$ cat flow/design.v
module ALU (
    input [15:0] data1,
    input [15:0] data2,
    input [3:0] alu_op,  
    output reg [15:0] result
);
    always @(*) begin
        case (alu_op)
            4'b0000: result = data1 + data2;  
            4'b0001: result = data1 - data2;  
            4'b0010: result = data1 & data2;  
            4'b0011: result = data1 | data2;  
            4'b0100: result = data1 ^ data2;  
            4'b0101: result = ~data1;         
            4'b0110: result = data1 << data2[3:0];  
            4'b0111: result = data1 >> data2[3:0];  
            4'b1000: result = (data1 < data2) ? 16'b1 : 16'b0;  
            default: result = 16'b0;
        endcase
    end
endmodule
module Control_Unit (
    input [15:0] instr,
    output reg [3:0] alu_op,
    output reg mem_read,
    output reg mem_write,
    output reg reg_write,
    output reg [3:0] write_reg
);
    always @(*) begin
        case(instr[15:12])
            4'b0000: begin  
                alu_op = 4'b0000;
                mem_read = 1'b0;
                mem_write = 1'b0;
                reg_write = 1'b0;
                write_reg = 4'b0000;
            end
            4'b0001: begin  
                alu_op = 4'b0000;
                mem_read = 1'b0;
                mem_write = 1'b0;
                reg_write = 1'b1;
                write_reg = instr[11:8];
            end
            4'b0010: begin  
                alu_op = 4'b0001;
                mem_read = 1'b0;
                mem_write = 1'b0;
                reg_write = 1'b1;
                write_reg = instr[11:8];
            end
            4'b0011: begin  
                alu_op = 4'b0010;
                mem_read = 1'b0;
                mem_write = 1'b0;
                reg_write = 1'b1;
                write_reg = instr[11:8];
            end
            4'b0100: begin  
                alu_op = 4'b0011;
                mem_read = 1'b0;
                mem_write = 1'b0;
                reg_write = 1'b1;
                write_reg = instr[11:8];
            end
            4'b0101: begin  
                alu_op = 4'b0000;  
                mem_read = 1'b1;
                mem_write = 1'b0;
                reg_write = 1'b1;
                write_reg = instr[11:8];
            end
            4'b0110: begin  
                alu_op = 4'b0000;  
                mem_read = 1'b0;
                mem_write = 1'b1;
                reg_write = 1'b0;
                write_reg = 4'b0000;
            end
            default: begin
                alu_op = 4'b0000;
                mem_read = 1'b0;
                mem_write = 1'b0;
                reg_write = 1'b0;
                write_reg = 4'b0000;
            end
        endcase
    end
endmodule
module Register_File (
    input clk,
    input reset,
    input [3:0] read_reg1,
    input [3:0] read_reg2,
    input [3:0] write_reg,
    input [15:0] write_data,
    input reg_write,
    output [15:0] reg_data1,
    output [15:0] reg_data2
);
    reg [15:0] registers [0:15];
    integer i;
    always @(posedge clk or posedge reset) begin
        if(reset) begin
            for(i=0;i<16;i=i+1)
                registers[i]<=16'b0;
                end
        else if (reg_write) begin
            registers[write_reg] <= write_data;
        end
    end
    assign reg_data1 = registers[read_reg1];
    assign reg_data2 = registers[read_reg2];
endmodule
module Hazard_Detection_Unit (
    input [15:0] if_id_instr,
    input id_ex_mem_read,
    input [3:0] id_ex_write_reg,
    output reg hazard_detected
);
    always @(*) begin
        hazard_detected = (id_ex_mem_read &&
                           (id_ex_write_reg == if_id_instr[11:8] ||
                            id_ex_write_reg == if_id_instr[7:4]));
    end
endmodule
module CPU (
    input clk, 
    input reset, 
    output [15:0] pc, 
    input [15:0] instr, 
    output [15:0] alu_out, 
    output mem_read, 
    output mem_write, 
    input [15:0] mem_data
);
    reg [15:0] pc_reg;
    reg [15:0] if_id_instr;
    reg [15:0] id_ex_reg_data1, id_ex_reg_data2;
    reg [3:0] id_ex_alu_op;
    reg [15:0] id_ex_instr;
    reg id_ex_mem_read, id_ex_mem_write, id_ex_reg_write;
    reg [3:0] id_ex_write_reg;
    wire [15:0] alu_result;
    wire hazard_detected;
    wire [15:0] rf_reg_data1, rf_reg_data2;
    wire [3:0] alu_op;
    wire reg_write;
    wire [3:0] write_reg;
    wire [15:0] write_data;
    reg [15:0] ex_mem_alu_result;
    reg ex_mem_mem_read, ex_mem_mem_write, ex_mem_reg_write;
    reg [3:0] ex_mem_write_reg;
    always @(posedge clk or posedge reset) begin
        if (reset) begin
            pc_reg <= 0;
            if_id_instr <= 16'b0;
        end else if (!hazard_detected) begin
            pc_reg <= pc_reg + 1;
            if_id_instr <= instr;
        end
    end
    Control_Unit cu (
        .instr(if_id_instr), 
        .alu_op(alu_op), 
        .mem_read(mem_read), 
        .mem_write(mem_write), 
        .reg_write(reg_write), 
        .write_reg(write_reg)
    );
    Register_File rf (
        .clk(clk), 
        .reset(reset),
        .read_reg1(if_id_instr[11:8]), 
        .read_reg2(if_id_instr[7:4]), 
        .write_reg(ex_mem_write_reg), 
        .write_data(write_data), 
        .reg_write(ex_mem_reg_write), 
        .reg_data1(rf_reg_data1), 
        .reg_data2(rf_reg_data2)
    );
    ALU alu (
        .data1(id_ex_reg_data1), 
        .data2(id_ex_reg_data2), 
        .alu_op(id_ex_alu_op), 
        .result(alu_result)
    );
    Hazard_Detection_Unit hdu (
        .if_id_instr(if_id_instr),
        .id_ex_mem_read(id_ex_mem_read),
        .id_ex_write_reg(id_ex_write_reg),
        .hazard_detected(hazard_detected)
    );
    assign pc = pc_reg;
    assign alu_out = ex_mem_alu_result;
    always @(posedge clk or posedge reset) begin
        if (reset) begin
            id_ex_reg_data1 <= 16'b0;
            id_ex_reg_data2 <= 16'b0;
            id_ex_alu_op <= 4'b0;
            id_ex_instr <= 16'b0;
            id_ex_mem_read <= 1'b0;
            id_ex_mem_write <= 1'b0;
            id_ex_reg_write <= 1'b0;
            id_ex_write_reg <= 4'b0;
        end else if (!hazard_detected) begin
            id_ex_reg_data1 <= rf_reg_data1;
            id_ex_reg_data2 <= rf_reg_data2;
            id_ex_alu_op <= alu_op;
            id_ex_instr <= if_id_instr;
            id_ex_mem_read <= mem_read;
            id_ex_mem_write <= mem_write;
            id_ex_reg_write <= reg_write;
            id_ex_write_reg <= write_reg;
        end
    end
    always @(posedge clk or posedge reset) begin
        if (reset) begin
            ex_mem_alu_result <= 16'b0;
            ex_mem_mem_read <= 1'b0;
            ex_mem_mem_write <= 1'b0;
            ex_mem_reg_write <= 1'b0;
            ex_mem_write_reg <= 4'b0;
        end else begin
            ex_mem_alu_result <= alu_result;
            ex_mem_mem_read <= id_ex_mem_read;
            ex_mem_mem_write <= id_ex_mem_write;
            ex_mem_reg_write <= id_ex_reg_write;
            ex_mem_write_reg <= id_ex_write_reg;
        end
    end
    assign write_data = ex_mem_mem_read ? mem_data : ex_mem_alu_result;
endmodule
$ cat flow/run.sh
#!/bin/bash
# the make line also repeats each setting of config.mk as NAME=value (left out here)
make -C /OpenROAD-flow-scripts/flow DESIGN_CONFIG=/design/flow/config.mk WORK_HOME=/design/flow/orfs CLKGATE_MAP_FILE= finish
$ cat flow/config.mk
export PLATFORM = sky130hd
export DESIGN_NAME = CPU
export DESIGN_NICKNAME = CPU
export VERILOG_FILES = /design/flow/design.v
export SDC_FILE = /design/flow/constraint.sdc
export NUM_CORES = 4
export LEC_CHECK = 0
export CAP_MARGIN = 0
export CORE_MARGIN = 2
export CORE_UTILIZATION = 72
export CTS_CLUSTER_DIAMETER = 377
export CTS_CLUSTER_SIZE = 22
export PLACE_DENSITY_LB_ADDON = 0.27
export SETUP_SLACK_MARGIN = 0.5
export SLEW_MARGIN = 20
$ cat flow/constraint.sdc
create_clock -name core_clock -period 3.42 [get_ports {clk}]
set_input_delay 0.6840 -clock core_clock [delete_from_list [all_inputs] [get_ports {clk}]]
set_output_delay 0.6840 -clock core_clock [all_outputs]
set_load 0.01 [all_outputs]
==> results.yml, run 1 <==
# physical design summary
worst_setup_path:
  cpMaxStageDelayCell: "or3_4"
  crit_required_ns: 3.83
  crit_buf_inv: 0
  startpoint_type: "register"
  cpLargestDelayFamily: "AND-OR/OR-AND gates"
  cpMostUsedCell: "a21o_1"
  worstPathArrival_ns: 3.67
  r2r_end: "ex_mem_alu_result[15]"
  reg2reg_depth: 12
  crit_end: "ex_mem_alu_result[15]"
  startpoint: "id_ex_reg_data2[3]"
  crit_chain: "or3_4 -> nor3_4 -> and3b_2 -> a31oi_1 -> xnor2_1 -> ha_1 -> a21o_1 -> a21o_1 -> a221o_1 -> a31oi_4 -> xnor2_2 -> o211ai_2"
  end_kind: "register"
  rrSetupSlack_ns: 0.16
  timing.rr.start: "id_ex_reg_data2[3]"
  worstSetupPathType: "register to register"
  max_stage_delay_ns: 0.45
  cp.depth: 12
  crit_fanout: 4
routing:
  first_iter_violations: 4282
  vias: 18400
  drt-total-wl_um: 74400
  first_pass_iters: 9
  viasPerCell: 7.85
  drtAntennaViolNets: 0
  wl_per_cell_um: 31.7
  drc: 0
global_route:
  first_global_vias: 17700
  antenna_found_initial: 1
  grt_pass1_wl_um: 107000
  grt-ovfl-total: 0
  grt_max_degree: 121
  grt_usage: 0.548
power:
  powerClk_uw: 2480
  swShare: 0.398
  seq_cell_power_uw: 6420
  combinationalPower_uw: 4860
  p_clk_frac: 0.180
  p_seq_frac: 0.467
  p_comb_frac: 0.353
  p_leak_uw: 0.00818
  maxPowerGroup: "sequential cells"
  internal_power_uw: 8280
  ir_worst_vdd_v: 0.000581
  pwr_density_cell_nw_per_um2: 677
  p_sw_uw: 5470
final_timing:
  fmax_mhz: 307
  slew_headroom: 0.274
  fin_ws_ns: 0.162
  worstMarginPinSlew_ns: 1.08
  finalSetupViolations: 0
  min_period_ns: 3.26
  drv_slew: 0
  clock_skew_ns: 0.0135
  hold_viol: 0
  rsz0062_at_grt: "yes"
  finalCritPeriodShare: 0.953
clock_network:
  cts_buffers: 19
  cts.htree.levels: 1
  tritoncts: "done"
  ctsHoldBuffers: 0
  cts_root_buf: "clkbuf_16"
  cts_buffer_depth: 3
  clock.latency.late_pin_ns: 0.53
  cts.sinks: 348
  clk_pin_slew_ns: 0.09
placement:
  place.gp.congestion: 1.09
  placed_cell_area_um2: 19400
  hpwl_um: 47000
  portBuffers: 63
  place_ws_ns: 0.0783
finish:
  final_cell_area_um2: 20300
  area_delta_synth_final_pct: 11.9
  nets: 2064
synthesis:
  simple_gate_share: 0.162
  ys_sh_xor: 0.0227
  synth-compound-area-share: 0.236
  ys_cells: 1954
  ys_sh_adder: 0.0142
  ys_seq_elements: 348
  ys_seq_frac: 0.480
  common_cells: "dfrtp_1, nor2_1, a21oi_1"
  most_common_cell: "dfrtp_1"
  synth.largest_area_cell: "dfrtp_1"
  ys_chip_area_um2: 18200
  edf_count: 0
  async_flop_share: 1.00
  ys_types: 83
  top_logic_kind: "AND-OR/OR-AND gates"
  top_cells_by_area: "dfrtp_1, a21oi_1, nor2_1"
  yosys.area.top_type_share: 0.478
  ys.flop_type: "dfrtp_1"
  synth.avg_cell_area_um2: 9.29
  mux_area_frac: 0.0362
  synthesis.nets: 2008
  yosys_warnings: 6
  syn-instance-count: 1954
  synthesis.area_um2: 18200
worst_hold_path:
  holdPathEnd: "ex_mem_reg_write"
  hold_depth: 0
  hold_class: "register to register"
  worstHoldStart: "id_ex_reg_write"
floorplanning:
  die_y_um: 163
  die_area_um2: 26500
  die_w_um: 163
  core_um2: 25000
  fp-row-count: 58
  fp_util: 0.727
  ios: 68
job:
  cap_violations: 0
  warnings: 39
outcome:
  status: "finished clean"
timing repair:
item / 4_1_cts / 5_1_grt
resized: 21 / 27
pin swaps: 20 / 8
setup endpoints to repair: 6 / 24
setup buffers: 17 / 7
layout make-up:
cell class,instances,area (µm²)
clock buffers,26,502
multi-input cells,1419,8770
inverters,20,78.8
repair buffers,202,1790
clock inverters,1,30.0
flip-flops and latches,348,8730
well taps,330,413
fillers,1493,4650
diodes,1,2.50
per-layer routing:
metal / wire (µm) / track usage / up-vias
met5: 13 / 0.00758 / -
met4: 7190 / 0.369 / 2
met3: 12900 / 0.232 / 672
met2: 30700 / 0.790 / 2044
met1: 23600 / 0.671 / 8506
li1: - / - / 7209
through the flow:
stage          std cells   util  TNS [ns]  total power [µW]  hold WS (ns)
4_1_cts             2338  0.807         0             13100         0.420
5_1_grt             2346  0.814         0             14200         0.428
3_5_place_dp        2294  0.777         0             10500         0.402
3_3_place_gp        2294  0.777         0             10200         0.365
2_1_floorplan       1954      -   -667.46              8690         0.354
6_report            2347  0.814         0             13700         0.417
==> run 2: changes to the inputs <==
Settings changed: CAP_MARGIN 0 to 20, CORE_UTILIZATION 72 to 66, CTS_CLUSTER_DIAMETER 377 to default, CTS_CLUSTER_SIZE 22 to default, PLACE_DENSITY_LB_ADDON 0.27 to default, SETUP_SLACK_MARGIN 0.5 to 0.49.
Clock period 3.42 ns to 3.35 ns, I/O delays scaled along.
==> run 2 against run 1 <==
Maximum frequency grew 2.0%. Final cell count rose by 2.8%. Critical path type unchanged. Routed wire length down 6.8%. Utilization down 3.0 points. Worst hold slack worse by 0.043 ns. Non-clock buffer count up 19. Still clean on timing, DRC and antenna. Highest routed layer unchanged. Clock skew rose by 0.011 ns. First-iteration DRC count down 21%. Sequential power is 1% higher. Sequential share of layout area decreased by 1.7 points. Synthesized cell count unchanged. Critical path depth unchanged.
==> results.yml, run 2 <==
# physical design summary
worst_setup_path:
  cpLargestDelayFamily: "simple AND/OR/NAND/NOR gates"
  max_stage_delay_ns: 0.44
  cp.depth: 12
  reg2reg_depth: 12
  crit_chain: "or3_4 -> buf_12 -> nor4_4 -> nor2_1 -> xnor2_1 -> ha_1 -> and2_4 -> and3_4 -> a221o_1 -> a31oi_4 -> xnor2_2 -> o211ai_2"
  worstPathArrival_ns: 3.59
  worstSetupPathType: "register to register"
  rrSetupSlack_ns: 0.15
  startpoint_type: "register"
  cpMaxStageDelayCell: "or3_4"
  crit_end: "ex_mem_alu_result[15]"
  crit_fanout: 3
  startpoint: "id_ex_reg_data2[4]"
  crit_buf_inv: 1
  end_kind: "register"
  crit_required_ns: 3.74
  timing.rr.start: "id_ex_reg_data2[4]"
  r2r_end: "ex_mem_alu_result[15]"
power:
  p_clk_frac: 0.271
  p_sw_uw: 5570
  pwr_density_cell_nw_per_um2: 727
  p_leak_uw: 0.00862
  maxPowerGroup: "sequential cells"
  swShare: 0.363
  p_seq_frac: 0.424
  internal_power_uw: 9790
  p_comb_frac: 0.305
  powerClk_uw: 4170
  seq_cell_power_uw: 6510
  ir_worst_vdd_v: 0.000560
  combinationalPower_uw: 4680
job:
  warnings: 37
  cap_violations: 0
placement:
  hpwl_um: 46200
  place.gp.congestion: 1.03
  placed_cell_area_um2: 19600
  portBuffers: 63
global_route:
  grt_max_degree: 61
  first_global_vias: 17400
  antenna_found_initial: 5
  grt-ovfl-total: 0
  grt_pass1_wl_um: 104000
  grt_usage: 0.488
synthesis:
  most_common_cell: "dfrtp_1"
  mux_area_frac: 0.0362
  ys_cells: 1954
  ys_seq_frac: 0.480
  syn-instance-count: 1954
  common_cells: "dfrtp_1, nor2_1, a21oi_1"
  synthesis.area_um2: 18200
  synth.largest_area_cell: "dfrtp_1"
  ys_sh_adder: 0.0142
  synth-compound-area-share: 0.236
  edf_count: 0
  yosys_warnings: 6
  ys_seq_elements: 348
  ys.flop_type: "dfrtp_1"
  synthesis.nets: 2008
  ys_chip_area_um2: 18200
  top_logic_kind: "AND-OR/OR-AND gates"
  top_cells_by_area: "dfrtp_1, a21oi_1, nor2_1"
  yosys.area.top_type_share: 0.478
  simple_gate_share: 0.162
  async_flop_share: 1.00
  synth.avg_cell_area_um2: 9.29
  ys_types: 83
  ys_sh_xor: 0.0227
clock_network:
  cts_buffers: 37
  clock.latency.late_pin_ns: 0.53
  ctsHoldBuffers: 0
  tritoncts: "done"
  clk_pin_slew_ns: 0.06
  cts.sinks: 348
  cts_root_buf: "clkbuf_16"
  cts.htree.levels: 2
  cts_buffer_depth: 3
finish:
  nets: 2101
  post-route-util: 0.783
  fill_cells: 1781
  final_cell_area_um2: 21100
  area_delta_synth_final_pct: 16.3
routing:
  first_iter_violations: 3389
  drc: 0
  first_pass_iters: 11
  viasPerCell: 7.37
  vias: 17800
  drt-total-wl_um: 69300
  drtAntennaViolNets: 0
  wl_per_cell_um: 28.7
floorplanning:
  ios: 68
  fp_util: 0.674
  die_w_um: 170
  core_um2: 27000
  die_area_um2: 28900
  die_y_um: 170
  fp-row-count: 60
final_timing:
  drv_slew: 0
  finalCritPeriodShare: 0.954
  rsz0062_at_grt: "yes"
  worstMarginPinSlew_ns: 1.16
  clock_skew_ns: 0.0244
  hold_viol: 0
  timing.hold.ws_ns: 0.374
  min_period_ns: 3.20
  finalSetupViolations: 0
  slew_headroom: 0.227
  fmax_mhz: 313
worst_hold_path:
  worstHoldStart: "id_ex_reg_write"
  hold_depth: 0
  hold_class: "register to register"
  holdPathEnd: "ex_mem_reg_write"
outcome:
  status: "finished clean"
## run 2: metrics by stage
step	setup WS [ns]	setup TNS, ns	power (µW)	cells
after floorplan	-1.98	-686.94	8870	1954
after CTS	0.275	0	15000	2403
final	0.155	0	15400	2412
after global placement	0.178	0	10500	2324
after detailed placement	0.123	0	10700	2324
after global routing	0.0802	0	15900	2410
## run 2: timing repair
item	4_1_cts	5_1_grt
endpoints found under the setup margin	6	11
hold endpoints to repair	0	0
gates resized	13	8
setup buffers	18	6
pin swaps	18	9
## run 2: metal layers
layer / vias to the layer above / share of wire / track usage / wire (µm)
li1: 7325 / - / - / -
met2: 1575 / 0.42 / 0.708 / 28900
met3: 480 / 0.15 / 0.176 / 10500
met1: 8381 / 0.35 / 0.621 / 24200
met5: - / 0.00036 / 0 / 25
met4: 4 / 0.081 / 0.314 / 5630
## run 2: final cells by class
class | instances | area (µm²) | share of cell area
Sequential cell | 348 | 8710 | 0.413
Multi-Input combinational cell | 1419 | 8680 | 0.411
Timing Repair Buffer | 221 | 2000 | 0.0945
Clock buffer | 52 | 1080 | 0.0513
Tap cell | 341 | 427 | 0.0202
Clock inverter | 9 | 126 | 0.00599
Inverter | 20 | 78.8 | 0.00373
Antenna cell | 2 | 5.00 | 0.000237
==> run 3: changes to the inputs <==
Settings changed: ABC_AREA from default to 0, CELL_PAD_IN_SITES_DETAIL_PLACEMENT from default to 0, CELL_PAD_IN_SITES_GLOBAL_PLACEMENT from default to 0, CORE_UTILIZATION 66 to 54, CTS_CLUSTER_SIZE from default to 94, MAX_ROUTING_LAYER from default to met4, SETUP_SLACK_MARGIN 0.49 to -0.09, SLEW_MARGIN 20 to 25.
Clock period 3.35 ns to 2.25 ns, I/O delays scaled along.
==> run 3 against run 2 <==
Now fails the layout checks on negative setup slack. Worst hold slack got worse by 0.029 ns. Count of clock-buffer cells in the layout fell by 1. Routed wire length is 13% higher. Design area up 13%. Final cell count up 14%. Sequential share of layout area fell by 4.6 points. Synthesized area did not move. Combinational power grew 77%. Non-clock buffer count up 235. First-iteration DRC count decreased by 28%. Clock skew is 0.0065 ns higher. Critical path type unchanged.
==> results.yml, run 3 <==
# physical design summary
worst_setup_path:
  cpMostUsedCell: "buf_6"
  crit_buf_inv: 3
  crit_fanout: 4
  startpoint: "id_ex_reg_data2[5]"
  crit_end: "ex_mem_alu_result[9]"
  worstPathArrival_ns: 3.61
  cpLargestDelayFamily: "AND-OR/OR-AND gates"
  worstSetupPathType: "register to register"
  crit_chain: "or3_4 -> buf_6 -> buf_6 -> nor2_4 -> nor2_2 -> xnor2_1 -> ha_1 -> a21oi_2 -> inv_1 -> o31a_1 -> o21a_1 -> or3_1 -> a31o_2"
  r2r_end: "ex_mem_alu_result[9]"
  crit_required_ns: 2.70
  timing.rr.start: "id_ex_reg_data2[5]"
  reg2reg_depth: 13
  startpoint_type: "register"
  max_stage_delay_ns: 0.43
  cpMaxStageDelayCell: "or3_4"
  cp.depth: 13
  rrSetupSlack_ns: -0.91
  end_kind: "register"
power:
  p_comb_frac: 0.336
  internal_power_uw: 15700
  p_sw_uw: 8900
  ir_worst_vdd_v: 0.000736
  pwr_density_cell_nw_per_um2: 1040
  p_clk_frac: 0.271
  seq_cell_power_uw: 9680
  combinationalPower_uw: 8280
  p_seq_frac: 0.393
  powerClk_uw: 6660
  swShare: 0.361
  p_leak_uw: 0.0100
  maxPowerGroup: "sequential cells"
finish:
  final_cell_area_um2: 23800
  fill_cells: 2558
  layoutNonFillerInstCount: 2758
  area_delta_synth_final_pct: 31.0
  nets: 2338
routing:
  drc: 0
  wl_per_cell_um: 28.4
  drtAntennaViolNets: 0
  first_pass_iters: 7
  drt-total-wl_um: 78200
  viasPerCell: 6.69
  first_iter_violations: 2428
  vias: 18500
global_route:
  first_global_vias: 18100
  grt_usage: 0.458
  antenna_found_initial: 3
  grt-ovfl-total: 0
  grt_pass1_wl_um: 116000
  grt_max_degree: 75
final_timing:
  rsz0062_at_grt: "yes"
  finalCritPeriodShare: 1.40
  fmax_mhz: 317
  slew_headroom: 0.551
  drv_slew: 0
  hold_viol: 0
  min_period_ns: 3.16
  fin_ws_ns: -0.908
  finalSetupViolations: 48
  worstMarginPinSlew_ns: 0.674
  timing.hold.ws_ns: 0.345
  clock_skew_ns: 0.0309
synthesis:
  synth.avg_cell_area_um2: 9.29
  synthesis.nets: 2008
  common_cells: "dfrtp_1, nor2_1, a21oi_1"
  synthesis.area_um2: 18200
  ys.flop_type: "dfrtp_1"
  yosys_warnings: 6
  async_flop_share: 1.00
  edf_count: 0
  ys_seq_elements: 348
  ys_sh_xor: 0.0227
  ys_seq_frac: 0.480
  synth-compound-area-share: 0.236
  ys_cells: 1954
  synth.largest_area_cell: "dfrtp_1"
  top_logic_kind: "AND-OR/OR-AND gates"
  yosys.area.top_type_share: 0.478
  top_cells_by_area: "dfrtp_1, a21oi_1, nor2_1"
  simple_gate_share: 0.162
  ys_chip_area_um2: 18200
  ys_types: 83
  ys_sh_adder: 0.0142
  syn-instance-count: 1954
  mux_area_frac: 0.0362
  most_common_cell: "dfrtp_1"
clock_network:
  cts_buffers: 39
  tritoncts: "done"
  clock.latency.late_pin_ns: 0.57
  cts_root_buf: "clkbuf_16"
  clk_pin_slew_ns: 0.06
  cts_buffer_depth: 3
  cts.sinks: 348
  cts.htree.levels: 2
floorplanning:
  die_area_um2: 35100
  die_w_um: 187
  ios: 68
  fp_util: 0.546
  fp-row-count: 67
  die_y_um: 187
  core_um2: 33300
outcome:
  status: "complete, but fails checks"
  check.faults: "negative setup slack"
placement:
  portBuffers: 63
  place.gp.congestion: 1.04
  placed_cell_area_um2: 21600
  hpwl_um: 54200
  dp_cells: 2654
job:
  cap_violations: 0
  warnings: 37
worst_hold_path:
  hold_class: "primary input to async pin"
## run 3: metal layers
metal | part of all wire | GRT usage | vias to the layer above
met1 | 0.38 | 0.573 | 8939
met3 | 0.11 | 0.106 | 406
met5 | 0 | - | -
met2 | 0.44 | 0.679 | 1316
met4 | 0.071 | 0.272 | 0
li1 | - | - | 7790
## run 3: area by class of cell
type | instances | area [µm²] | share of cell area
clock inverter | 13 | 175 | 0.00736
inverter | 20 | 78.8 | 0.00331
multi-input combinational | 1419 | 9130 | 0.384
timing repair buffer | 456 | 3980 | 0.167
tap | 448 | 561 | 0.0236
antenna | 3 | 7.51 | 0.000316
sequential | 348 | 8720 | 0.367
clock buffer | 51 | 1130 | 0.0477
## run 3: stage by stage
stage / worst slack, ns / total power [µW] / TNS (ns) / util
floorplan: -2.86 / 13300 / -996.10 / -
global placement: -0.827 / 16700 / -9.48 / 0.650
detailed placement: -0.861 / 16900 / -10.71 / 0.650
CTS: -0.814 / 23900 / -7.98 / 0.701
global route: -1.01 / 25700 / -11.51 / 0.715
finish: -0.908 / 24600 / -8.97 / 0.715
## run 3: timing repair
item | 4_1_cts | 5_1_grt
endpoints found under the setup margin | 52 | 49
buffers inserted | 20 | 19
hold buffers | 0 | 0
pin swaps | 27 | 50
gates resized | 56 | 77
==> run 4: changes to the inputs <==
Settings changed: CELL_PAD_IN_SITES_DETAIL_PLACEMENT 0 to 1, CELL_PAD_IN_SITES_GLOBAL_PLACEMENT 0 to default, CORE_ASPECT_RATIO from default to 0.92, CORE_UTILIZATION 54 to 45, CTS_CLUSTER_DIAMETER from default to 125, CTS_CLUSTER_SIZE 94 to default, HOLD_SLACK_MARGIN from default to 0.07, MIN_ROUTING_LAYER from default to met2, PLACE_DENSITY from default to 0.63, SETUP_SLACK_MARGIN -0.09 to 0.33, SLEW_MARGIN 25 to 20, TNS_END_PERCENT from default to 30.
Clock period 2.25 ns to 2.65 ns, I/O delays scaled along.
==> run 4 against run 3 <==
The flow now stops in 5_1_grt. Synthesized cell count did not move. Die size rose by 20%. Synthesized area did not move.
==> results.yml, run 4 <==
# generated from flow reports
outcome:
  stop_stage: "5_1_grt"
  first-error: "[ERROR GRT-0232] Routing congestion too high. Check the congestion heatmap in the GUI."
  status: "aborted with a tool error"
floorplanning:
  fp_util: 0.457
  die_area_um2: 42000
  fp-row-count: 70
  die_w_um: 213
  ios: 68
  core_um2: 39800
  die_y_um: 197
synthesis:
  ys_seq_frac: 0.480
  common_cells: "dfrtp_1, nor2_1, a21oi_1"
  edf_count: 0
  yosys.area.top_type_share: 0.478
  synthesis.area_um2: 18200
  synthesis.nets: 2008
  top_logic_kind: "AND-OR/OR-AND gates"
  synth.avg_cell_area_um2: 9.29
  mux_area_frac: 0.0362
  synth-compound-area-share: 0.236
  async_flop_share: 1.00
  simple_gate_share: 0.162
  top_cells_by_area: "dfrtp_1, a21oi_1, nor2_1"
  ys_seq_elements: 348
  synth.largest_area_cell: "dfrtp_1"
  yosys_warnings: 6
  ys_chip_area_um2: 18200
  ys_cells: 1954
  ys_types: 83
  syn-instance-count: 1954
  ys_sh_xor: 0.0227
  most_common_cell: "dfrtp_1"
  ys.flop_type: "dfrtp_1"
  ys_sh_adder: 0.0142
placement:
  place.gp.congestion: 1.14
  dp_cells: 2636
  placed_cell_area_um2: 20900
  portBuffers: 63
  hpwl_um: 60900
clock_network:
  cts_root_buf: "clkbuf_16"
  cts_buffer_depth: 3
  ctsHoldBuffers: 0
  cts_buffers: 40
  cts.sinks: 348
  cts.htree.levels: 2
global_route:
  grt-ovfl-total: 7
  grt_usage: 0.754
run 4: repair_timing:
| action | 4_1_cts |
|---|---|
| setup buffers | 15 |
| resized | 72 |
| hold endpoints to repair | 0 |
| pin swaps | 21 |
| endpoints found under the setup margin | 52 |
run 4: layer usage:
layer	track usage	GRT overflow
met1	-	-
met2	0.807	0
met3	0.832	7
met4	0.516	0
met5	-	-
run 4: through the flow:
| step | setup slack (ns) | setup TNS (ns) |
|---|---|---|
| after floorplan | -2.54 | -882.38 |
| after global placement | -0.526 | -2.07 |
| after detailed placement | -0.640 | -3.22 |
| after CTS | -0.487 | -2.48 |
==> run 5: changes to the inputs <==
Settings changed: ABC_AREA 0 to 1, CELL_PAD_IN_SITES_DETAIL_PLACEMENT 1 to default, CORE_ASPECT_RATIO 0.92 to default, CORE_UTILIZATION 45 to 72, CTS_CLUSTER_DIAMETER 125 to 168, CTS_CLUSTER_SIZE from default to 97, HOLD_SLACK_MARGIN 0.07 to default, MAX_ROUTING_LAYER met4 to default, MIN_ROUTING_LAYER met2 to default, PLACE_DENSITY 0.63 to 0.39, SETUP_SLACK_MARGIN 0.33 to 1.5, TNS_END_PERCENT 30 to default.
Clock period 2.65 ns to 2.31 ns, I/O delays scaled along.
==> run 5 against run 4 <==
The run again fails in 5_1_grt. Synthesized cell count grew 28%. Synthesized area grew 0.55%. Die size shrank 37%.
==> results.yml, run 5 <==
# generated from flow reports
clock_network:
  cts_buffers: 7
  cts.htree.levels: 1
  ctsHoldBuffers: 0
  cts_buffer_depth: 3
  cts.sinks: 348
  cts_root_buf: "clkbuf_16"
synthesis:
  synth-compound-area-share: 0.134
  ys_chip_area_um2: 18300
  yosys_warnings: 6
  simple_gate_share: 0.289
  ys_seq_elements: 348
  mux_area_frac: 0
  ys.flop_type: "dfrtp_1"
  synth.largest_area_cell: "dfrtp_1"
  top_logic_kind: "simple AND/OR/NAND/NOR gates"
  yosys.area.top_type_share: 0.476
  synth.avg_cell_area_um2: 7.31
  synthesis.area_um2: 18300
  ys_sh_xor: 0.0182
  ys_types: 37
  most_common_cell: "nand2_1"
  synthesis.nets: 2552
  async_flop_share: 1.00
  top_cells_by_area: "dfrtp_1, nand2_1, o21ai_0"
  edf_count: 0
  ys_cells: 2498
  common_cells: "nand2_1, dfrtp_1, o21ai_0"
  syn-instance-count: 2498
  ys_seq_frac: 0.477
  ys_sh_adder: 0.0141
placement:
  dp_cells: 2905
  place_ws_ns: -0.251
  hpwl_um: 45700
  portBuffers: 63
  place.gp.congestion: 1.10
  placed_cell_area_um2: 20200
floorplanning:
  ios: 68
  die_area_um2: 26600
  core_um2: 25000
  die_y_um: 163
  fp_util: 0.729
  die_w_um: 163
  fp-row-count: 58
global_route:
  grt-ovfl-total: 59
  grt_usage: 0.789
outcome:
  first-error: "[ERROR GRT-0116] Global routing finished with congestion. Check the congestion regions in the DRC Viewer."
  status: "aborted with a tool error"
  stop_stage: "5_1_grt"
==> run 5: layer usage <==
metal  GRT usage  overflow
met5       0.415         0
met4       0.737        23
met3       0.664         2
met2       0.926        33
met1       0.808         1
==> run 5: stage by stage <==
stage | power [µW] | hold WS [ns]
detailed placement | 15500 | 0.380
floorplan | 12800 | 0.354
CTS | 18600 | 0.307
global placement | 15100 | 0.365
==> run 5: repair_timing <==
| item | in CTS |
|---|---|
| pin swaps | 152 |
| cloned | 17 |
| gates resized | 566 |
| setup buffers | 125 |
| setup endpoints to repair | 462 |
==> run 6: changes to the inputs <==
Settings changed: ABC_AREA 1 to default, CAP_MARGIN 20 to 0, CORE_ASPECT_RATIO from default to 0.84, CTS_CLUSTER_DIAMETER 168 to 379, CTS_CLUSTER_SIZE 97 to 20, PLACE_DENSITY 0.39 to 0.63, SETUP_SLACK_MARGIN 1.5 to -0.26, SLEW_MARGIN 20 to 40.
Clock period 2.31 ns to 2.58 ns, I/O delays scaled along.
==> run 6 against run 5 <==
Now fails the layout checks on negative setup slack. Synthesized cell count shrank 22%. Die size shrank 0.52%. Synthesized area shrank 0.55%.
==> results.yml, run 6 <==
# physical design summary
power:
  p_comb_frac: 0.357
  powerClk_uw: 3390
  p_leak_uw: 0.00864
  maxPowerGroup: "sequential cells"
  internal_power_uw: 11300
  ir_worst_vdd_v: 0.00118
  seq_cell_power_uw: 8500
  combinationalPower_uw: 6600
  p_seq_frac: 0.460
  p_sw_uw: 7230
  p_clk_frac: 0.184
  swShare: 0.391
  pwr_density_cell_nw_per_um2: 877
synthesis:
  synthesis.area_um2: 18200
  yosys_warnings: 6
  ys.flop_type: "dfrtp_1"
  synth.largest_area_cell: "dfrtp_1"
  top_cells_by_area: "dfrtp_1, a21oi_1, nor2_1"
  synth-compound-area-share: 0.236
  edf_count: 0
  ys_types: 83
  simple_gate_share: 0.162
  most_common_cell: "dfrtp_1"
  async_flop_share: 1.00
  ys_cells: 1954
  common_cells: "dfrtp_1, nor2_1, a21oi_1"
  syn-instance-count: 1954
  ys_seq_frac: 0.480
  ys_chip_area_um2: 18200
  synth.avg_cell_area_um2: 9.29
  mux_area_frac: 0.0362
  top_logic_kind: "AND-OR/OR-AND gates"
  ys_sh_adder: 0.0142
  yosys.area.top_type_share: 0.478
  synthesis.nets: 2008
  ys_sh_xor: 0.0227
  ys_seq_elements: 348
worst_setup_path:
  r2r_end: "ex_mem_alu_result[15]"
  timing.rr.start: "id_ex_reg_data2[5]"
  rrSetupSlack_ns: -0.55
  cpMaxStageDelayCell: "or3_4"
  startpoint_type: "register"
  max_stage_delay_ns: 0.45
  worstSetupPathType: "register to register"
  cpMostUsedCell: "xnor2_1"
  crit_chain: "or3_4 -> nor3_4 -> and3b_2 -> buf_4 -> nor2_1 -> xnor2_1 -> ha_1 -> a21oi_2 -> o21ai_2 -> a221o_1 -> a31oi_2 -> xnor2_1 -> o211ai_2"
  crit_buf_inv: 1
  crit_end: "ex_mem_alu_result[15]"
  startpoint: "id_ex_reg_data2[5]"
  end_kind: "register"
  reg2reg_depth: 13
  crit_required_ns: 3.00
  cp.depth: 13
  cpLargestDelayFamily: "simple AND/OR/NAND/NOR gates"
  crit_fanout: 4
  worstPathArrival_ns: 3.55
finish:
  area_delta_synth_final_pct: 16.1
  post-route-util: 0.848
  nets: 2143
  fill_cells: 1446
clock_network:
  clk_pin_slew_ns: 0.09
  clock.latency.late_pin_ns: 0.55
  cts.htree.levels: 1
  tritoncts: "done"
  cts_buffer_depth: 3
  cts.sinks: 348
  cts_root_buf: "clkbuf_16"
  cts_buffers: 21
outcome:
  check.faults: "negative setup slack"
  status: "complete, but fails checks"
final_timing:
  min_period_ns: 3.13
  finalCritPeriodShare: 1.21
  rsz0062_at_grt: "yes"
  clock_skew_ns: 0.0277
  finalSetupViolations: 15
  drv_slew: 0
  slew_headroom: 0.287
  worstMarginPinSlew_ns: 1.07
  hold_viol: 0
  fmax_mhz: 320
  fin_ws_ns: -0.547
  timing.hold.ws_ns: 0.221
routing:
  first_iter_violations: 3947
  vias: 18700
  drc: 0
  first_pass_iters: 14
  drtAntennaViolNets: 0
  drt-total-wl_um: 71500
  wl_per_cell_um: 29.4
  viasPerCell: 7.68
placement:
  place_ws_ns: -0.515
  place.gp.congestion: 1.07
  hpwl_um: 46200
  portBuffers: 63
floorplanning:
  core_um2: 24900
  fp-row-count: 53
  ios: 68
  die_y_um: 150
  die_area_um2: 26500
  fp_util: 0.730
  die_w_um: 177
global_route:
  grt_pass1_wl_um: 106000
  grt_max_degree: 96
  first_global_vias: 18100
  grt-ovfl-total: 0
  grt_usage: 0.536
  antenna_found_initial: 2
job:
  warnings: 39
  cap_violations: 0
worst_hold_path:
  hold_class: "primary input to async pin"
## run 6: routing by layer
metal,global-route usage,vias up,part of all wire,wire (µm)
met5,0.00947,-,0.0013,92
met2,0.734,1953,0.40,28600
met1,0.682,8661,0.33,23900
li1,-,7366,-,-
met4,0.337,4,0.091,6540
met3,0.257,669,0.17,12400
## run 6: stage by stage
stage | TNS, ns | area (µm²) | power (µW) | instances
final | -4.03 | 21100 | 18500 | 2429
after global routing | -5.07 | 21100 | 19100 | 2427
after CTS | -2.29 | 20900 | 17800 | 2421
after detailed placement | -2.65 | 20200 | 14400 | 2383
after global placement | -1.84 | 20200 | 14000 | 2383
after floorplan | -902.05 | 18200 | 11500 | 1954
## run 6: final cells by class
cell class,instances,area [µm²],share of cell area
Timing Repair Buffer,279,2490,0.118
Clock buffer,29,556,0.0263
Multi-Input combinational cell,1419,8810,0.418
Tap cell,330,413,0.0196
Antenna cell,3,7.51,0.000356
Inverter,20,78.8,0.00374
Clock inverter,1,16.3,0.000771
Sequential cell,348,8710,0.413
## run 6: repair_timing
item,4_1_cts,5_1_grt
buffers inserted,9,6
gates resized,15,28
endpoints found under the setup margin,6,8
pin swaps,11,20
cloned,0,0
hold buffers,0,0
==> run 7: changes to the inputs <==
Settings changed: ABC_AREA from default to 1, CAP_MARGIN 0 to 15, CORE_ASPECT_RATIO 0.84 to 1.14, CORE_UTILIZATION 72 to 71, CTS_CLUSTER_DIAMETER 379 to 203, CTS_CLUSTER_SIZE 20 to default, PLACE_DENSITY 0.63 to 0.35, SETUP_SLACK_MARGIN -0.26 to -0.18, SLEW_MARGIN 40 to 20, TNS_END_PERCENT from default to 85.
Clock period 2.58 ns to 1.74 ns, I/O delays scaled along.
==> run 7 against run 6 <==
The run now fails in 5_1_grt. Synthesized area up 0.55%. Die size grew 1.9%. Synthesized cell count increased by 28%.
==> results.yml, run 7 <==
# generated from flow reports
synthesis:
  edf_count: 0
  yosys.area.top_type_share: 0.476
  synth.avg_cell_area_um2: 7.31
  simple_gate_share: 0.289
  yosys_warnings: 6
  ys_chip_area_um2: 18300
  ys_seq_elements: 348
  mux_area_frac: 0
  ys_sh_adder: 0.0141
  ys_sh_xor: 0.0182
  synth-compound-area-share: 0.134
  ys_cells: 2498
  ys.flop_type: "dfrtp_1"
  synthesis.nets: 2552
  common_cells: "nand2_1, dfrtp_1, o21ai_0"
  ys_types: 37
  synth.largest_area_cell: "dfrtp_1"
  synthesis.area_um2: 18300
  top_cells_by_area: "dfrtp_1, nand2_1, o21ai_0"
  ys_seq_frac: 0.477
  async_flop_share: 1.00
  syn-instance-count: 2498
  top_logic_kind: "simple AND/OR/NAND/NOR gates"
  most_common_cell: "nand2_1"
floorplanning:
  fp-row-count: 62
  die_w_um: 154
  ios: 68
  die_y_um: 175
  core_um2: 25200
  die_area_um2: 27000
  fp_util: 0.724
clock_network:
  cts.htree.levels: 2
  ctsHoldBuffers: 0
  cts_buffers: 36
  cts.sinks: 348
  cts_buffer_depth: 3
  cts_root_buf: "clkbuf_16"
placement:
  place.gp.congestion: 1.16
  place_ws_ns: -1.14
  hpwl_um: 48000
  portBuffers: 63
global_route:
  grt-ovfl-total: 158
  grt_usage: 0.827
outcome:
  first-error: "[ERROR GRT-0232] Routing congestion too high. Check the congestion heatmap in the GUI."
  status: "aborted with a tool error"
  stop_stage: "5_1_grt"
==> run 7: timing repair <==
item	CTS
buffers inserted	12
resized	98
setup endpoints to repair	38
pin swaps	25
==> run 7: per-layer routing <==
| metal | overflow | GRT usage |
|---|---|---|
| met1 | 3 | 0.830 |
| met5 | 2 | 0.383 |
| met2 | 83 | 0.966 |
| met4 | 65 | 0.855 |
| met3 | 5 | 0.678 |
==> run 7: metrics by stage <==
stage	setup TNS (ns)	std cells	hold WS [ns]	cell area, µm²	total power, µW
3_5_place_dp	-20.17	3013	0.385	21300	20700
2_1_floorplan	-1141.57	2498	0.354	18300	16400
4_1_cts	-16.92	3088	0.286	23100	30300
3_3_place_gp	-16.11	3013	0.366	21300	20200
==> run 8: changes to the inputs <==
Settings changed: ABC_AREA 1 to 0, CAP_MARGIN 15 to 0, CORE_ASPECT_RATIO 1.14 to default, CORE_MARGIN 2 to 9, CORE_UTILIZATION 71 to 40, CTS_CLUSTER_DIAMETER 203 to default, HOLD_SLACK_MARGIN from default to 0.09, MAX_ROUTING_LAYER from default to met4, MIN_ROUTING_LAYER from default to met2, PLACE_DENSITY 0.35 to 0.36, SETUP_SLACK_MARGIN -0.18 to default, TNS_END_PERCENT 85 to default.
Clock period 1.74 ns to 5.08 ns, I/O delays scaled along.
==> run 8 against run 7 <==
The run now finishes clean. Synthesized area shrank 0.55%. Die size grew 98%. Synthesized cell count shrank 22%.
==> results.yml, run 8 <==
# physical design summary
power:
  maxPowerGroup: "sequential cells"
  combinationalPower_uw: 3000
  p_clk_frac: 0.304
  swShare: 0.378
  seq_cell_power_uw: 4290
  p_seq_frac: 0.410
  internal_power_uw: 6510
  pwr_density_cell_nw_per_um2: 501
  p_leak_uw: 0.00828
  powerClk_uw: 3190
  p_total_uw: 10500
  ir_worst_vdd_v: 0.000285
  p_sw_uw: 3960
  p_comb_frac: 0.286
synthesis:
  synth.largest_area_cell: "dfrtp_1"
  mux_area_frac: 0.0362
  ys_types: 83
  ys_chip_area_um2: 18200
  syn-instance-count: 1954
  ys_sh_adder: 0.0142
  synth.avg_cell_area_um2: 9.29
  ys_sh_xor: 0.0227
  edf_count: 0
  synth-compound-area-share: 0.236
  synthesis.area_um2: 18200
  top_cells_by_area: "dfrtp_1, a21oi_1, nor2_1"
  ys_seq_frac: 0.480
  ys_seq_elements: 348
  ys.flop_type: "dfrtp_1"
  yosys.area.top_type_share: 0.478
  simple_gate_share: 0.162
  yosys_warnings: 6
  common_cells: "dfrtp_1, nor2_1, a21oi_1"
  synthesis.nets: 2008
  ys_cells: 1954
  async_flop_share: 1.00
  most_common_cell: "dfrtp_1"
  top_logic_kind: "AND-OR/OR-AND gates"
clock_network:
  cts.htree.levels: 2
  cts_root_buf: "clkbuf_16"
  cts.sinks: 348
  cts_buffers: 41
  post-cts-setup-buffers: 0
  ctsHoldBuffers: 0
  clk_pin_slew_ns: 0.07
  cts_buffer_depth: 3
  cts_resized: 0
  clock.latency.late_pin_ns: 0.61
  tritoncts: "done"
final_timing:
  fin_ws_ns: 1.47
  worstMarginPinSlew_ns: 1.42
  rsz0062_at_grt: "no"
  slew_headroom: 0.0483
  timing.hold.ws_ns: 0.380
  final.setup.tns_ns: 0
  finalSetupViolations: 0
  fmax_mhz: 277
  finalCritPeriodShare: 0.711
  min_period_ns: 3.61
  clock_skew_ns: 0.0325
  hold_viol: 0
  drv_slew: 0
routing:
  viasPerCell: 8.74
  wl_per_cell_um: 32.3
  first_iter_violations: 6839
  first_pass_iters: 17
  drt-total-wl_um: 84500
  drc: 0
  drtAntennaViolNets: 0
  vias: 22900
worst_setup_path:
  cpMostUsedCell: "buf_4"
  max_stage_delay_ns: 0.95
  reg2reg_depth: 8
  cp.depth: 8
  worstSetupPathType: "register to register"
  rrSetupSlack_ns: 1.47
  crit_chain: "buf_4 -> nor2_2 -> nand2_1 -> buf_4 -> o211ai_1 -> nor3_1 -> a21oi_1 -> a21o_1"
  worstPathArrival_ns: 4.13
  timing.rr.start: "if_id_instr[9]"
  crit_buf_inv: 2
  r2r_end: "id_ex_reg_data1[4]"
  crit_required_ns: 5.60
  crit_fanout: 19
  cpLargestDelayFamily: "simple AND/OR/NAND/NOR gates"
  cpMaxStageDelayCell: "nor2_2"
  end_kind: "register"
  crit_end: "id_ex_reg_data1[4]"
  startpoint: "if_id_instr[9]"
  startpoint_type: "register"
finish:
  nets: 2026
  area_delta_synth_final_pct: 15.2
global_route:
  antenna_found_initial: 2
  grt_usage: 0.497
  grt_max_degree: 96
  grt-ovfl-total: 0
  first_global_vias: 24000
  grt_pass1_wl_um: 121000
job:
  cap_violations: 0
  warnings: 35
worst_hold_path:
  holdPathEnd: "ex_mem_reg_write"
  hold_class: "register to register"
  worstHoldStart: "id_ex_reg_write"
  hold_depth: 0
floorplanning:
  fp_util: 0.408
  die_y_um: 231
  ios: 68
  core_um2: 44500
  die_w_um: 231
  die_area_um2: 53400
  fp-row-count: 77
placement:
  place.gp.congestion: 1.04
  hpwl_um: 51400
  portBuffers: 63
  place_ws_ns: 1.67
outcome:
  status: "finished clean"
run 8: final cells by class:
class,instances,area [µm²]
diodes,24,60.1
clock buffers,55,1180
fillers,4349,23600
multi-input cells,1419,8650
well taps,592,741
inverters,20,78.8
clock inverters,19,210
repair buffers,142,1290
flip-flops and latches,348,8710
run 8: metrics by stage:
stage	cells	util	instance area (µm²)
final	2619	0.470	20900
after global placement	2520	0.436	19400
after CTS	2594	0.468	20800
after floorplan	1954	-	18200
after detailed placement	2520	0.437	19400
after global routing	2605	0.469	20900
run 8: routing by layer:
metal / global-route usage / part of all wire
met5: - / 0
met4: 0.213 / 0.15
met3: 0.600 / 0.41
met2: 0.549 / 0.44
met1: - / 0
==> run 9: changes to the inputs <==
Settings changed: ABC_AREA 0 to default, CAP_MARGIN 0 to 20, CORE_MARGIN 9 to 2, CORE_UTILIZATION 40 to 70, CTS_CLUSTER_SIZE from default to 30, HOLD_SLACK_MARGIN 0.09 to default, MIN_ROUTING_LAYER met2 to default, PLACE_DENSITY 0.36 to default, SETUP_SLACK_MARGIN from default to 1.5.
Clock period 5.08 ns to 3.15 ns, I/O delays scaled along.
==> run 9 against run 8 <==
Synthesized cell count is the same. Die size shrank 49%. The flow now stops in 5_1_grt. Synthesized area is the same.
==> results.yml, run 9 <==
# generated from flow reports
placement:
  hpwl_um: 44200
  placed_cell_area_um2: 19700
  portBuffers: 63
  place.gp.congestion: 1.12
synthesis:
  synthesis.nets: 2008
  yosys_warnings: 6
  synthesis.area_um2: 18200
  common_cells: "dfrtp_1, nor2_1, a21oi_1"
  synth.avg_cell_area_um2: 9.29
  ys_seq_elements: 348
  top_logic_kind: "AND-OR/OR-AND gates"
  ys_sh_adder: 0.0142
  ys.flop_type: "dfrtp_1"
  ys_cells: 1954
  ys_sh_xor: 0.0227
  most_common_cell: "dfrtp_1"
  ys_chip_area_um2: 18200
  simple_gate_share: 0.162
  mux_area_frac: 0.0362
  async_flop_share: 1.00
  yosys.area.top_type_share: 0.478
  top_cells_by_area: "dfrtp_1, a21oi_1, nor2_1"
  ys_types: 83
  syn-instance-count: 1954
  ys_seq_frac: 0.480
  synth.largest_area_cell: "dfrtp_1"
  synth-compound-area-share: 0.236
  edf_count: 0
clock_network:
  cts_buffer_depth: 3
  cts_root_buf: "clkbuf_16"
  cts.htree.levels: 2
  cts.sinks: 348
  cts_buffers: 37
  ctsHoldBuffers: 0
floorplanning:
  fp-row-count: 58
  die_area_um2: 27200
  die_w_um: 165
  core_um2: 25300
  die_y_um: 165
  fp_util: 0.717
  ios: 68
outcome:
  first-error: "[ERROR DPL-0038] Utilization greater than 100%, impossible to legalize"
  status: "aborted with a tool error"
  stop_stage: "5_1_grt"
-- run 9: through the flow --
stage	hold slack, ns	utilization	cells	setup TNS, ns	setup WS, ns
CTS	0.422	0.941	2559	0	0.0649
detailed placement	0.402	0.776	2303	0	0.0770
global placement	0.366	0.776	2303	0	0.134
floorplan	0.354	-	1954	-742.62	-2.14
-- run 9: what timing repair did --
item / CTS
cloned: 15
endpoints found under the setup margin: 367
resized: 470
buffers inserted: 175
hold endpoints to repair: 0
pin swaps: 130
==> run 10: changes to the inputs <==
Settings changed: CELL_PAD_IN_SITES_DETAIL_PLACEMENT from default to 2, CELL_PAD_IN_SITES_GLOBAL_PLACEMENT from default to 1, CORE_UTILIZATION 70 to 67, CTS_CLUSTER_DIAMETER from default to 245, CTS_CLUSTER_SIZE 30 to default, GPL_ROUTABILITY_DRIVEN from default to 0, MIN_ROUTING_LAYER from default to met2, PLACE_DENSITY_LB_ADDON from default to 0.29, SETUP_SLACK_MARGIN 1.5 to default, SLEW_MARGIN 20 to 40, TNS_END_PERCENT from default to 5.
Clock period 3.15 ns to 4.44 ns, I/O delays scaled along.
==> run 10 against run 9 <==
The flow stops in 3_1_place_gp_skip_io. Die size up 4.4%. Synthesized cell count unchanged. Synthesized area unchanged.
==> results.yml, run 10 <==
# generated from flow reports
outcome:
  status: "aborted with a tool error"
  stop_stage: "3_1_place_gp_skip_io"
  first-error: "[ERROR FLW-0024] Place density exceeds 1.0 (current PLACE_DENSITY_LB_ADDON =  0.29). Please check if the value of  PLACE_DENSITY_LB_ADDON is between 0 and 0.99."
synthesis:
  async_flop_share: 1.00
  synth-compound-area-share: 0.236
  simple_gate_share: 0.162
  synthesis.nets: 2008
  ys_sh_xor: 0.0227
  top_logic_kind: "AND-OR/OR-AND gates"
  synth.largest_area_cell: "dfrtp_1"
  top_cells_by_area: "dfrtp_1, a21oi_1, nor2_1"
  common_cells: "dfrtp_1, nor2_1, a21oi_1"
  mux_area_frac: 0.0362
  synth.avg_cell_area_um2: 9.29
  ys_cells: 1954
  most_common_cell: "dfrtp_1"
  syn-instance-count: 1954
  synthesis.area_um2: 18200
  ys.flop_type: "dfrtp_1"
  ys_chip_area_um2: 18200
  ys_seq_frac: 0.480
  yosys.area.top_type_share: 0.478
  ys_sh_adder: 0.0142
  ys_types: 83
  ys_seq_elements: 348
  yosys_warnings: 6
  edf_count: 0
floorplanning:
  die_w_um: 169
  fp-row-count: 60
  core_um2: 26800
  die_y_um: 169
  fp_util: 0.677
  die_area_um2: 28400
==> run 11: changes to the inputs <==
Settings changed: ABC_AREA from default to 1, CAP_MARGIN 20 to 15, CELL_PAD_IN_SITES_DETAIL_PLACEMENT 2 to default, CELL_PAD_IN_SITES_GLOBAL_PLACEMENT 1 to default, CORE_ASPECT_RATIO from default to 1.35, CORE_UTILIZATION 67 to 45, CTS_CLUSTER_DIAMETER 245 to 125, GPL_ROUTABILITY_DRIVEN 0 to default, MAX_ROUTING_LAYER met4 to default, MIN_ROUTING_LAYER met2 to default, PLACE_DENSITY from default to 0.63, PLACE_DENSITY_LB_ADDON 0.29 to default, SLEW_MARGIN 40 to 20, TNS_END_PERCENT 5 to 85.
Clock period 4.44 ns to 2.65 ns, I/O delays scaled along.
==> run 11 against run 10 <==
Now clean on timing, DRC and antenna. Die size increased by 48%. Synthesized area is 0.55% higher. Synthesized cell count rose by 28%.
==> results.yml, run 11 <==
# physical design summary
outcome:
  status: "finished clean"
synthesis:
  yosys_warnings: 6
  top_cells_by_area: "dfrtp_1, nand2_1, o21ai_0"
  yosys.area.top_type_share: 0.476
  edf_count: 0
  synth.largest_area_cell: "dfrtp_1"
  synth.avg_cell_area_um2: 7.31
  async_flop_share: 1.00
  synthesis.nets: 2552
  most_common_cell: "nand2_1"
  synthesis.area_um2: 18300
  ys_cells: 2498
  synth-compound-area-share: 0.134
  mux_area_frac: 0
  simple_gate_share: 0.289
  top_logic_kind: "simple AND/OR/NAND/NOR gates"
  ys_seq_frac: 0.477
  ys_seq_elements: 348
  ys_types: 37
  ys_chip_area_um2: 18300
  ys.flop_type: "dfrtp_1"
  common_cells: "nand2_1, dfrtp_1, o21ai_0"
  ys_sh_adder: 0.0141
  ys_sh_xor: 0.0182
  syn-instance-count: 2498
power:
  internal_power_uw: 12400
  p_comb_frac: 0.301
  maxPowerGroup: "sequential cells"
  swShare: 0.366
  powerClk_uw: 5880
  seq_cell_power_uw: 7810
  pwr_density_cell_nw_per_um2: 897
  p_seq_frac: 0.399
  p_sw_uw: 7170
  p_clk_frac: 0.300
  ir_worst_vdd_v: 0.000583
  combinationalPower_uw: 5890
  p_leak_uw: 0.0103
global_route:
  grt_usage: 0.348
  grt-ovfl-total: 0
  grt_pass1_wl_um: 108000
  antenna_found_initial: 0
  grt_max_degree: 91
  first_global_vias: 17500
worst_setup_path:
  cp.depth: 18
  r2r_end: "ex_mem_alu_result[14]"
  cpLargestDelayFamily: "simple AND/OR/NAND/NOR gates"
  crit_buf_inv: 5
  crit_end: "ex_mem_alu_result[14]"
  end_kind: "register"
  timing.rr.start: "id_ex_reg_data2[1]"
  worstPathArrival_ns: 3.03
  worstSetupPathType: "register to register"
  crit_chain: "inv_2 -> ha_4 -> inv_4 -> nor2_4 -> nand2_2 -> buf_6 -> nor4_4 -> o21ai_1 -> nor2b_4 -> ha_4 -> buf_6 -> buf_4 -> nand3_1 -> nand2_1 -> a21oi_2 -> nand3b_1 -> nand3_1 -> nand2_1"
  startpoint_type: "register"
  startpoint: "id_ex_reg_data2[1]"
  reg2reg_depth: 18
  crit_fanout: 3
  rrSetupSlack_ns: 0.06
  cpMaxStageDelayCell: "dfrtp_1"
  crit_required_ns: 3.08
  max_stage_delay_ns: 0.38
worst_hold_path:
  hold_class: "primary input to async pin"
placement:
  place.gp.congestion: 0.977
  portBuffers: 63
  place_ws_ns: -0.324
  hpwl_um: 49600
clock_network:
  cts_root_buf: "clkbuf_16"
  clock.latency.late_pin_ns: 0.55
  cts.htree.levels: 2
  cts_buffers: 38
  cts_buffer_depth: 3
  cts.sinks: 348
  ctsHoldBuffers: 0
  clk_pin_slew_ns: 0.07
  tritoncts: "done"
final_timing:
  finalCritPeriodShare: 0.978
  fin_ws_ns: 0.0574
  clock_skew_ns: 0.0130
  worstMarginPinSlew_ns: 0.747
  finalSetupViolations: 0
  rsz0062_at_grt: "yes"
  hold_viol: 0
  drv_slew: 0
  min_period_ns: 2.59
  fmax_mhz: 386
  timing.hold.ws_ns: 0.392
  slew_headroom: 0.501
floorplanning:
  die_y_um: 238
  core_um2: 40000
  fp_util: 0.457
  die_w_um: 177
  fp-row-count: 85
  die_area_um2: 42200
  ios: 68
routing:
  first_iter_violations: 2055
  drt-total-wl_um: 72900
  viasPerCell: 5.68
  drc: 0
  n_antenna_cell: 0
  first_pass_iters: 8
  wl_per_cell_um: 22.9
  vias: 18100
  drtAntennaViolNets: 0
finish:
  fill_cells: 3951
  area_delta_synth_final_pct: 19.6
  nets: 2683
job:
  warnings: 35
  cap_violations: 0
[run 11: what timing repair did]
| item | 4_1_cts | 5_1_grt |
|---|---|---|
| gates resized | 26 | 45 |
| setup endpoints to repair | 10 | 11 |
| pin swaps | 11 | 20 |
| buffers inserted | 1 | 5 |
[run 11: metal layers]
layer | vias up | part of all wire | global-route usage
met5 | - | 0 | 0
met4 | 0 | 0.069 | 0.207
met3 | 294 | 0.086 | 0.0644
met2 | 917 | 0.48 | 0.581
met1 | 8539 | 0.37 | 0.419
li1 | 8319 | - | -
[run 11: through the flow]
step	cells	instance area (µm²)	total power, µW	setup TNS [ns]	utilization
final	3180	21800	19600	0	0.546
after floorplan	2498	18300	10800	-881.82	-
after global placement	3105	20200	13200	-1.43	0.504
after global routing	3180	21800	20600	-0.294	0.546
after CTS	3175	21600	19300	-0.0295	0.541
after detailed placement	3105	20200	13300	-1.46	0.504
[run 11: area by class of cell]
type | count | area, µm² | area share
Timing Repair Buffer | 194 | 1740 | 0.0796
Clock buffer | 47 | 1060 | 0.0484
Sequential cell | 348 | 8710 | 0.399
Tap cell | 522 | 653 | 0.0299
Clock inverter | 22 | 307 | 0.0140
Inverter | 210 | 797 | 0.0365
Multi-Input combinational cell | 1837 | 8570 | 0.393
==> run 12: changes to the inputs <==
Settings changed: CAP_MARGIN 15 to 20, CORE_ASPECT_RATIO 1.35 to default, CORE_UTILIZATION 45 to 66, CTS_CLUSTER_DIAMETER 125 to 238, PLACE_DENSITY 0.63 to 0.39, SETUP_SLACK_MARGIN from default to 1.5, TNS_END_PERCENT 85 to default.
Clock period 2.65 ns to 1.69 ns, I/O delays scaled along.
==> run 12 against run 11 <==
The flow now stops in 4_1_cts. Synthesized cell count unchanged. Die size decreased by 31%. Synthesized area unchanged.
==> results.yml, run 12 <==
# generated from flow reports
synthesis:
  mux_area_frac: 0
  synth.avg_cell_area_um2: 7.31
  synthesis.area_um2: 18300
  common_cells: "nand2_1, dfrtp_1, o21ai_0"
  ys_chip_area_um2: 18300
  ys_seq_frac: 0.477
  synthesis.nets: 2552
  synth-compound-area-share: 0.134
  yosys_warnings: 6
  async_flop_share: 1.00
  simple_gate_share: 0.289
  ys_cells: 2498
  most_common_cell: "nand2_1"
  ys_sh_xor: 0.0182
  ys.flop_type: "dfrtp_1"
  ys_sh_adder: 0.0141
  syn-instance-count: 2498
  yosys.area.top_type_share: 0.476
  edf_count: 0
  top_logic_kind: "simple AND/OR/NAND/NOR gates"
  ys_seq_elements: 348
  top_cells_by_area: "dfrtp_1, nand2_1, o21ai_0"
  synth.largest_area_cell: "dfrtp_1"
  ys_types: 37
placement:
  place_ws_ns: -0.889
  portBuffers: 63
  hpwl_um: 51600
  dp_cells: 3077
  place.gp.congestion: 1.08
floorplanning:
  die_y_um: 170
  fp-row-count: 60
  die_w_um: 170
  fp_util: 0.675
  core_um2: 27000
  ios: 68
  die_area_um2: 29000
outcome:
  stop_stage: "4_1_cts"
  status: "aborted with a tool error"
  first-error: "[ERROR DPL-0033] detailed placement checks failed during check placement."
## run 12: stage by stage
step | hold slack [ns] | TNS [ns] | cell area, µm²
after detailed placement | 0.382 | -19.62 | 22000
after global placement | 0.365 | -15.03 | 22000
after floorplan | 0.354 | -1154.07 | 18700
==> run 13: changes to the inputs <==
Settings changed: ABC_AREA 1 to default, CORE_UTILIZATION 66 to 40, CTS_CLUSTER_DIAMETER 238 to default, PLACE_DENSITY 0.39 to default.
Clock period 1.69 ns to 2.19 ns, I/O delays scaled along.
==> run 13 against run 12 <==
The layout now fails its checks (negative setup slack). Die size is 62% higher. Synthesized cell count is 22% lower. Synthesized area is 0.55% lower.
==> results.yml, run 13 <==
# physical design summary
outcome:
  status: "complete, but fails checks"
  check.faults: "negative setup slack"
synthesis:
  simple_gate_share: 0.162
  top_logic_kind: "AND-OR/OR-AND gates"
  yosys.area.top_type_share: 0.478
  ys_seq_frac: 0.480
  synth.largest_area_cell: "dfrtp_1"
  async_flop_share: 1.00
  syn-instance-count: 1954
  ys_seq_elements: 348
  synthesis.nets: 2008
  ys_cells: 1954
  common_cells: "dfrtp_1, nor2_1, a21oi_1"
  ys_chip_area_um2: 18200
  ys_sh_adder: 0.0142
  synth-compound-area-share: 0.236
  edf_count: 0
  ys_sh_xor: 0.0227
  yosys_warnings: 6
  synthesis.area_um2: 18200
  top_cells_by_area: "dfrtp_1, a21oi_1, nor2_1"
  mux_area_frac: 0.0362
  ys_types: 83
  synth.avg_cell_area_um2: 9.29
  ys.flop_type: "dfrtp_1"
  most_common_cell: "dfrtp_1"
worst_setup_path:
  reg2reg_depth: 12
  startpoint_type: "register"
  crit_buf_inv: 0
  end_kind: "register"
  worstPathArrival_ns: 3.53
  worstSetupPathType: "register to register"
  max_stage_delay_ns: 0.43
  crit_chain: "or3_4 -> nor3_4 -> and3b_2 -> a31oi_4 -> xnor2_2 -> ha_1 -> a21o_1 -> a21o_1 -> a221o_1 -> a31oi_1 -> xnor2_1 -> o211ai_2"
  timing.rr.start: "id_ex_reg_data2[3]"
  r2r_end: "ex_mem_alu_result[15]"
  cpMostUsedCell: "a21o_1"
  cp.depth: 12
  cpMaxStageDelayCell: "or3_4"
  rrSetupSlack_ns: -0.90
  cpLargestDelayFamily: "AND-OR/OR-AND gates"
  crit_required_ns: 2.63
  crit_end: "ex_mem_alu_result[15]"
  crit_fanout: 3
  startpoint: "id_ex_reg_data2[3]"
power:
  p_clk_frac: 0.258
  p_comb_frac: 0.375
  ir_worst_vdd_v: 0.000715
  internal_power_uw: 17300
  swShare: 0.377
  powerClk_uw: 7160
  seq_cell_power_uw: 10200
  p_sw_uw: 10500
  p_leak_uw: 0.0119
  maxPowerGroup: "combinational logic"
  combinationalPower_uw: 10400
  pwr_density_cell_nw_per_um2: 979
  p_seq_frac: 0.367
finish:
  layoutNonFillerInstCount: 3066
  nets: 2489
  post-route-util: 0.628
  area_delta_synth_final_pct: 56.0
  final_cell_area_um2: 28300
floorplanning:
  core_um2: 45100
  ios: 68
  die_w_um: 217
  die_y_um: 217
  fp-row-count: 78
  die_area_um2: 47100
  fp_util: 0.403
final_timing:
  slew_headroom: 0.604
  drv_slew: 0
  fmax_mhz: 324
  hold_viol: 0
  min_period_ns: 3.09
  timing.hold.ws_ns: 0.308
  rsz0062_at_grt: "yes"
  finalSetupViolations: 53
  finalCritPeriodShare: 1.41
  fin_ws_ns: -0.900
  clock_skew_ns: 0.0249
  worstMarginPinSlew_ns: 0.594
global_route:
  grt-ovfl-total: 0
  grt_usage: 0.343
  antenna_found_initial: 1
  grt_pass1_wl_um: 119000
  grt_max_degree: 66
  first_global_vias: 17900
routing:
  first_pass_iters: 10
  vias: 19500
  first_iter_violations: 3220
  drtAntennaViolNets: 0
  wl_per_cell_um: 29.9
  drt-total-wl_um: 91800
  viasPerCell: 6.38
  drc: 0
placement:
  place_ws_ns: -0.893
  portBuffers: 63
  dp_cells: 2774
  hpwl_um: 52900
  placed_cell_area_um2: 22300
  place.gp.congestion: 1.00
clock_network:
  cts.sinks: 348
  clock.latency.late_pin_ns: 0.59
  tritoncts: "done"
  cts_buffer_depth: 3
  cts.htree.levels: 2
  clk_pin_slew_ns: 0.06
  cts_buffers: 41
  ctsHoldBuffers: 0
  cts_root_buf: "clkbuf_16"
worst_hold_path:
  hold_class: "primary input to async pin"
job:
  warnings: 36
  cap_violations: 0
run 13: routing by layer:
metal	share of wire	routed length (µm)	up-vias	track usage
li1	-	-	8115	-
met1	0.36	33500	9540	0.444
met2	0.43	39600	1406	0.527
met3	0.12	11400	483	0.0827
met4	0.079	7270	2	0.191
met5	0.00051	47	-	0
run 13: timing repair:
action	in CTS	in global routing
resized	413	368
pin swaps	145	187
gates cloned	11	21
buffers inserted	130	56
setup endpoints to repair	670	682
run 13: stage by stage:
step	setup TNS [ns]	total power (µW)
after floorplan	-1013.20	14200
after global placement	-9.17	17600
after detailed placement	-9.66	17800
after CTS	-5.92	25900
after global routing	-12.16	28800
final	-9.59	27700
run 13: area by class of cell:
class | count | area, µm²
diodes | 1 | 2.50
clock buffers | 51 | 1090
clock inverters | 22 | 270
fillers | 3561 | 16800
inverters | 20 | 86.3
multi-input cells | 1419 | 11000
flip-flops and latches | 348 | 8730
well taps | 600 | 751
repair buffers | 605 | 6370
Power is estimated from default activity; no workload was simulated.
